## main
module main(clk, buttons, init_cells, leds, rgb, cols, rows);
For scale: roughly 1100 cells after synthesis, ~80 flip-flops, about 88 I/O pins, ~12000 sq um of cells after synthesis.
==> flow/config.mk <==
export PLATFORM = sky130hd
export DESIGN_NAME = main
export DESIGN_NICKNAME = main
export VERILOG_FILES = /design/flow/design.v
export SDC_FILE = /design/flow/constraint.sdc
export NUM_CORES = 4
export LEC_CHECK = 0
export CAP_MARGIN = 20
export CORE_ASPECT_RATIO = 0.5
export CORE_MARGIN = 2
export CORE_UTILIZATION = 72
export CTS_CLUSTER_DIAMETER = 396
export CTS_CLUSTER_SIZE = 99
export PLACE_DENSITY = 0.36
export SETUP_SLACK_MARGIN = -0.47
export SLEW_MARGIN = 20
export TNS_END_PERCENT = 10
==> flow/constraint.sdc <==
create_clock -name core_clock -period 4.7 [get_ports {clk}]
set_input_delay 0.9400 -clock core_clock [delete_from_list [all_inputs] [get_ports {clk}]]
set_output_delay 0.9400 -clock core_clock [all_outputs]
set_load 0.01 [all_outputs]
run.sh (not shown) runs the stock make flow with config.mk's settings and CLKGATE_MAP_FILE=.
Then changed:
CORE_ASPECT_RATIO = not set   (was 0.5)
CORE_UTILIZATION = 65   (was 72)
CTS_CLUSTER_DIAMETER = not set   (was 396)
CTS_CLUSTER_SIZE = not set   (was 99)
PLACE_DENSITY = 0.6   (was 0.36)
SETUP_SLACK_MARGIN = not set   (was -0.47)
TNS_END_PERCENT = not set   (was 10)
clock period = 4.52 ns   (was 4.7 ns; I/O delays follow)
Result: The new run went through all stages and came out clean. Routed wire length is lower by 6.7%. Utilization drops by 7.7 points. Sequential share of layout area stays flat. Final cell count hardly moves. Clock-buffer cell count does not change. Setup slack degrades by 82 ps. Synthesized cell count does not change.
Then changed:
CORE_UTILIZATION = 72   (was 65)
CTS_CLUSTER_DIAMETER = 80   (was not set)
PLACE_DENSITY = not set   (was 0.6)
clock period = 3.24 ns   (was 4.52 ns; I/O delays follow)
Outcome: Critical path depth goes up by 8; via count goes up by 5.8%; clock skew stays flat; routed wire length goes up by 7.2%.
Then changed:
CORE_UTILIZATION = 40   (was 72)
CTS_CLUSTER_DIAMETER = not set   (was 80)
PLACE_DENSITY = 0.6   (was not set)
clock period = 7.0 ns   (was 3.24 ns; I/O delays follow)
What happened: Final area is lower by 2.6%. Wire length is lower by 0.98%. Worst setup slack is better by 2400 ps. Sequential share of layout area is higher by 0.42 points. Core utilization is lower by 39 points. Clock-buffer cell count is lower by 2. Global-route usage is lower by 14 points. Synthesized cell count stays the same. Die size is higher by 77%. Critical path depth is lower by 8.
Then changed:
CELL_PAD_IN_SITES_GLOBAL_PLACEMENT = 3   (was not set)
CORE_ASPECT_RATIO = 0.5   (was not set)
CTS_CLUSTER_DIAMETER = 284   (was not set)
CTS_CLUSTER_SIZE = 98   (was not set)
HOLD_SLACK_MARGIN = -0.07   (was not set)
Outcome: Setup slack is better by 9.2 ps; non-clock buffer count came out higher by 1; final cell count is about the same; first-iteration DRC count came out higher by 7.4%.

* * *

main again, from the RTL that the note above started with.
Settings: LEC_CHECK=0, CAP_MARGIN=10, CELL_PAD_IN_SITES_DETAIL_PLACEMENT=0, CORE_ASPECT_RATIO=1.23, CORE_MARGIN=2, CORE_UTILIZATION=72, CTS_CLUSTER_SIZE=35, SETUP_SLACK_MARGIN=-0.07, SLEW_MARGIN=20; clock period 2.71 ns.
The first run never finished: it broke off in global routing (5_1_grt) with DPL-0038.
==> next run, changes <==
==> flow/config.mk (replaced) <==
export PLATFORM = sky130hd
export DESIGN_NAME = main
export DESIGN_NICKNAME = main
export VERILOG_FILES = /design/flow/design.v
export SDC_FILE = /design/flow/constraint.sdc
export NUM_CORES = 4
export LEC_CHECK = 0
export CAP_MARGIN = 20
export CORE_MARGIN = 2
export CORE_UTILIZATION = 66
export PLACE_DENSITY = 0.6
export SLEW_MARGIN = 20
==> flow/constraint.sdc (replaced) <==
create_clock -name core_clock -period 3.83 [get_ports {clk}]
set_input_delay 0.7660 -clock core_clock [delete_from_list [all_inputs] [get_ports {clk}]]
set_output_delay 0.7660 -clock core_clock [all_outputs]
set_load 0.01 [all_outputs]
Now the flow went through all stages and came out clean.
Area after synthesis stays the same.
Synthesized cell count is unchanged.
Die size is higher by 8.8%.
==> next run, changes <==
--- a/flow/config.mk
+++ b/flow/config.mk
@@ -9,3 +9,4 @@
 export CORE_MARGIN = 2
-export CORE_UTILIZATION = 66
+export CORE_UTILIZATION = 72
+export CTS_CLUSTER_DIAMETER = 104
 export PLACE_DENSITY = 0.6
==> flow/constraint.sdc (replaced) <==
create_clock -name core_clock -period 2.94 [get_ports {clk}]
set_input_delay 0.5880 -clock core_clock [delete_from_list [all_inputs] [get_ports {clk}]]
set_output_delay 0.5880 -clock core_clock [all_outputs]
set_load 0.01 [all_outputs]
Outcome: Now the flow finished but fails on setup timing; worst setup slack gets worse by 0.63 ns; wire length climbs by well over a third; synthesized cell count stays the same; via count rose by a quarter to a third.
==> next run, changes <==
--- a/flow/config.mk
+++ b/flow/config.mk
@@ -9,5 +9,3 @@
 export CORE_MARGIN = 2
-export CORE_UTILIZATION = 72
-export CTS_CLUSTER_DIAMETER = 104
-export PLACE_DENSITY = 0.6
+export CORE_UTILIZATION = 64
 export SLEW_MARGIN = 20
==> flow/constraint.sdc (replaced) <==
create_clock -name core_clock -period 5.42 [get_ports {clk}]
set_input_delay 1.0840 -clock core_clock [delete_from_list [all_inputs] [get_ports {clk}]]
set_output_delay 1.0840 -clock core_clock [all_outputs]
set_load 0.01 [all_outputs]
What happened: The changed run went through all stages and came out clean; die size grows by 12%; sequential share of layout area grows by 2.0 points; final area shrinks by 12%; routed wire length shrinks by 39%.
==> next run, changes <==
--- a/flow/config.mk
+++ b/flow/config.mk
@@ -9,3 +9,5 @@
 export CORE_MARGIN = 2
-export CORE_UTILIZATION = 64
+export CORE_UTILIZATION = 72
+export CTS_CLUSTER_SIZE = 41
+export HOLD_SLACK_MARGIN = -0.08
 export SLEW_MARGIN = 20
==> flow/constraint.sdc (replaced) <==
create_clock -name core_clock -period 2.62 [get_ports {clk}]
set_input_delay 0.5240 -clock core_clock [delete_from_list [all_inputs] [get_ports {clk}]]
set_output_delay 0.5240 -clock core_clock [all_outputs]
set_load 0.01 [all_outputs]
This time the run never finished: it broke off in global routing (5_1_grt).
Die area is lower by 11%.
Area after synthesis stays the same.
Synthesized cell count does not change.

* * *

Starting RTL as in the previous note.
==> flow/config.mk <==
export PLATFORM = sky130hd
export DESIGN_NAME = main
export DESIGN_NICKNAME = main
export VERILOG_FILES = /design/flow/design.v
export SDC_FILE = /design/flow/constraint.sdc
export NUM_CORES = 4
export LEC_CHECK = 0
export ABC_AREA = 1
export CAP_MARGIN = 20
export CELL_PAD_IN_SITES_GLOBAL_PLACEMENT = 2
export CORE_MARGIN = 2
export CORE_UTILIZATION = 40
export CTS_CLUSTER_DIAMETER = 379
export CTS_CLUSTER_SIZE = 13
export HOLD_SLACK_MARGIN = -0.1
export PLACE_DENSITY_LB_ADDON = 0.03
export SETUP_SLACK_MARGIN = -0.69
export SLEW_MARGIN = 0
==> flow/constraint.sdc <==
create_clock -name core_clock -period 7.0 [get_ports {clk}]
set_input_delay 1.4000 -clock core_clock [delete_from_list [all_inputs] [get_ports {clk}]]
set_output_delay 1.4000 -clock core_clock [all_outputs]
set_load 0.01 [all_outputs]
The starting point finished clean.
Then changed:
==> flow/config.mk (replaced) <==
export PLATFORM = sky130hd
export DESIGN_NAME = main
export DESIGN_NICKNAME = main
export VERILOG_FILES = /design/flow/design.v
export SDC_FILE = /design/flow/constraint.sdc
export NUM_CORES = 4
export LEC_CHECK = 0
export ABC_AREA = 1
export CAP_MARGIN = 20
export CORE_MARGIN = 2
export CORE_UTILIZATION = 40
export PLACE_DENSITY = 0.6
export SLEW_MARGIN = 20
==> flow/constraint.sdc (replaced) <==
create_clock -name core_clock -period 7.65 [get_ports {clk}]
set_input_delay 1.5300 -clock core_clock [delete_from_list [all_inputs] [get_ports {clk}]]
set_output_delay 1.5300 -clock core_clock [all_outputs]
set_load 0.01 [all_outputs]
Result: The changed run completed without violations; sequential cell count is unchanged; first-iteration DRC count increases by well over a third; count of clock-buffer cells in the layout is higher by 6; global-route usage shrinks by 0.87 points; core utilization rises by 0.20 points.
Then changed:
--- a/flow/config.mk
+++ b/flow/config.mk
@@ -6,8 +6,10 @@
 export NUM_CORES = 4
 export LEC_CHECK = 0
-export ABC_AREA = 1
+export ABC_AREA = 0
 export CAP_MARGIN = 20
 export CORE_MARGIN = 2
 export CORE_UTILIZATION = 40
+export GPL_TIMING_DRIVEN = 0
 export PLACE_DENSITY = 0.6
+export SETUP_SLACK_MARGIN = -0.22
 export SLEW_MARGIN = 20
The changed run finished clean.
Global-route usage rose by 1.2 points.
Critical path depth grows by 1.
Via count shrinks by 4.7%.
Setup slack gets worse by 0.16 ns.

* * *

## v57
main again, from the RTL that the note above started with.
Design main, start of the top module:
module main(clk, buttons, init_cells, leds, rgb, cols, rows);
parameter game_divider = 8;  
parameter display_divider = 2;  
parameter N = 8;  
parameter M = N + 2;  
initial if (N < 3) $error("N has to be >= 3 to make for interesting patterns.");
initial if (M !== (N+2)) $error("M must N+2=%d, not %d", N+2,M);  
input wire clk;
input wire [1:0] buttons;
logic rst; always_comb rst = buttons[0];  
input wire [N*N-1:0] init_cells;  
output logic [1:0] leds;
output logic [2:0] rgb;
output wire [N-1:0] cols;
output wire [N-1:0] rows;
logic [game_divider:0] game_counter;
logic [display_divider:0] display_counter;
logic rst_game; always_comb rst_game = buttons[0] | buttons[1];
logic step_game;
logic [$clog2(N):0] x;
wire [M*M-1:0] bordered_cells_q;  
wire [M*M-1:0] bordered_cells_d; 
logic [M*M-1:0] bordered_cells_0;  
logic [N*N-1:0] cells_q;  
logic [N*N-1:0] cells_0;  
always_comb begin : io_logic 
    leds[0] = buttons[0] ^ buttons[1];
    leds[1] = buttons[0] & buttons[1];
    rgb[0] = ~( buttons[0] & ~buttons[1]);
    rgb[1] = ~(~buttons[0] &  buttons[1]);
    rgb[2] = ~( buttons[0] &  buttons[1]);
end
led_array_driver #(.ROWS(N), .COLS(N), .N(N)) LED_DRIVER (
  .ena(1'b1),
  .cells(cells_q),
  .x(x),
  .rows(rows[N-1:0]),
  .cols(cols[N-1:0])
  ...
clock: 5.12 ns
lec_check: 0
abc_area: 1
cap_margin: 20
core_margin: 2
core_utilization: 71
cts_cluster_diameter: 380
cts_cluster_size: 13
place_density_lb_addon: 0.12
setup_slack_margin: -0.01
slew_margin: 20
v57 reached the end of the flow, and the finished layout is clean on the timing, design-rule and antenna checks.
Input changes introduced in v59 (baseline for comparison: v57):
Settings: swapping 71 for 63 in CORE_UTILIZATION; clearing CTS_CLUSTER_DIAMETER, which used to be 380; clearing ABC_AREA, which used to be 1; swapping -0.01 for 1.03 in SETUP_SLACK_MARGIN; clearing CTS_CLUSTER_SIZE, which used to be 13; clearing PLACE_DENSITY_LB_ADDON, which used to be 0.12; swapping 5.12 for 3.77 in the clock period (ns, I/O delays scaled along).
Relative to v57, clock network area share decreased by 0.54 points in v59. Compared with v57, in v59 synthesized-area fraction occupied by and/or/nand/nor cells shows a reduction of 7.6 points, register-to-register path setup slack fell by 1.64 ns. v59 vs. v57: area fraction in xor and xnor cells barely changed, number of ordinary and repair buffers in the finished layout climbed 200. v59: synthesized cell count lower than v57. v59 does worse than v57 on global-route wire length before repair. Going from v57 to v59, number of logic gates went down by about 20%, inserted tap cell count went up by 6.4%.
The following lists how v17 was set up differently from v59:
Settings: a change of CORE_UTILIZATION from 63 to 70; a deleted SETUP_SLACK_MARGIN that had been 1.03; an added CTS_CLUSTER_SIZE of 41; a change of the clock period (ns, I/O delays scaled along) from 3.77 to 3.28.
- Relative to v59, non-clock buffer count decreased by 136 in v17.
- Changes observed in v17 relative to v59: worst setup slack lost 0.42 ns, synthesized-area fraction occupied by adder cells shows no meaningful change.
- Sort v17 and v59 by critical path depth, ascending, and v17 comes first.
- Every run (v59 and v17) finished clean.
- Capture point of the worst path: rows[2] -> v17, cells_x[4].cells_y[3].genblk1.CELL.state_q$_DFFE_PP_ -> v59
- Reported for v17 and v59, synthesized cell count turned out identical to the last digit.
- Changes observed in v17 relative to v59: register cell area after layout roughly the same, final hold slack moved down, first-iteration DRC count -about 36%, critical-path maximum fanout higher.
- Against v59, v17 comes in 0.27 ns lower on worst slack at placement.
Relative to v17, the following input files were edited for v39:
Settings: setting SETUP_SLACK_MARGIN to 0.46 for the first time; setting PLACE_DENSITY_LB_ADDON to 0.26 for the first time; changing CORE_UTILIZATION from 70 to 72.
Findings:
Diff v17 -> v39 | post-cts sizing count | increase of 193. The width of the chip number comes out higher for v17 vs v39. Number of instances in the synthesized netlist came out exactly the same in v39 and v17. Side by side, placed standard-cell area turned out lower in v39 than in v17. Of v39 and v17, v17 shows the lower number of setup buffers added after CTS, with v39 above it. v39: it failed with a tool error in global routing, so there are no final results. Core box area was higher in v17 than in v39.
## Diff of input files: v45 against v39
Settings: CORE_UTILIZATION changed from 72 to 70; PLACE_DENSITY_LB_ADDON changed from 0.26 to 0.28; SETUP_SLACK_MARGIN changed from 0.46 to 0.45; CTS_CLUSTER_DIAMETER newly set to 43.
Findings:
- | area figure in the yosys stat output | v45 vs v39 | ≈ equal |
- Between v45 and v39, the portion of netlist area occupied by mux cells does not differ in any meaningful way.
- v45 against v39: xor/xnor cell area share of the yosys netlist ~0 delta; count of buffers inserted at the top-level ports ~0 delta; post-detailed-placement cell area ~0 delta; number of ports placed on the die boundary ~0 delta; buffers inserted during post-CTS setup optimization -15.
- v39 did not finish: a tool error stopped it during global routing.
- v45: it failed with a tool error in global routing, so there are no final results.
- Measured against v45, the number of gates resized after CTS of v39 comes out at 1.4 times the reference value.
- Re die height: v39 and v45 aren't equal, and the lower value belongs to v39.
- Die: v45 bigger than v39
- Re placeable core area: v39 was lower than v45.
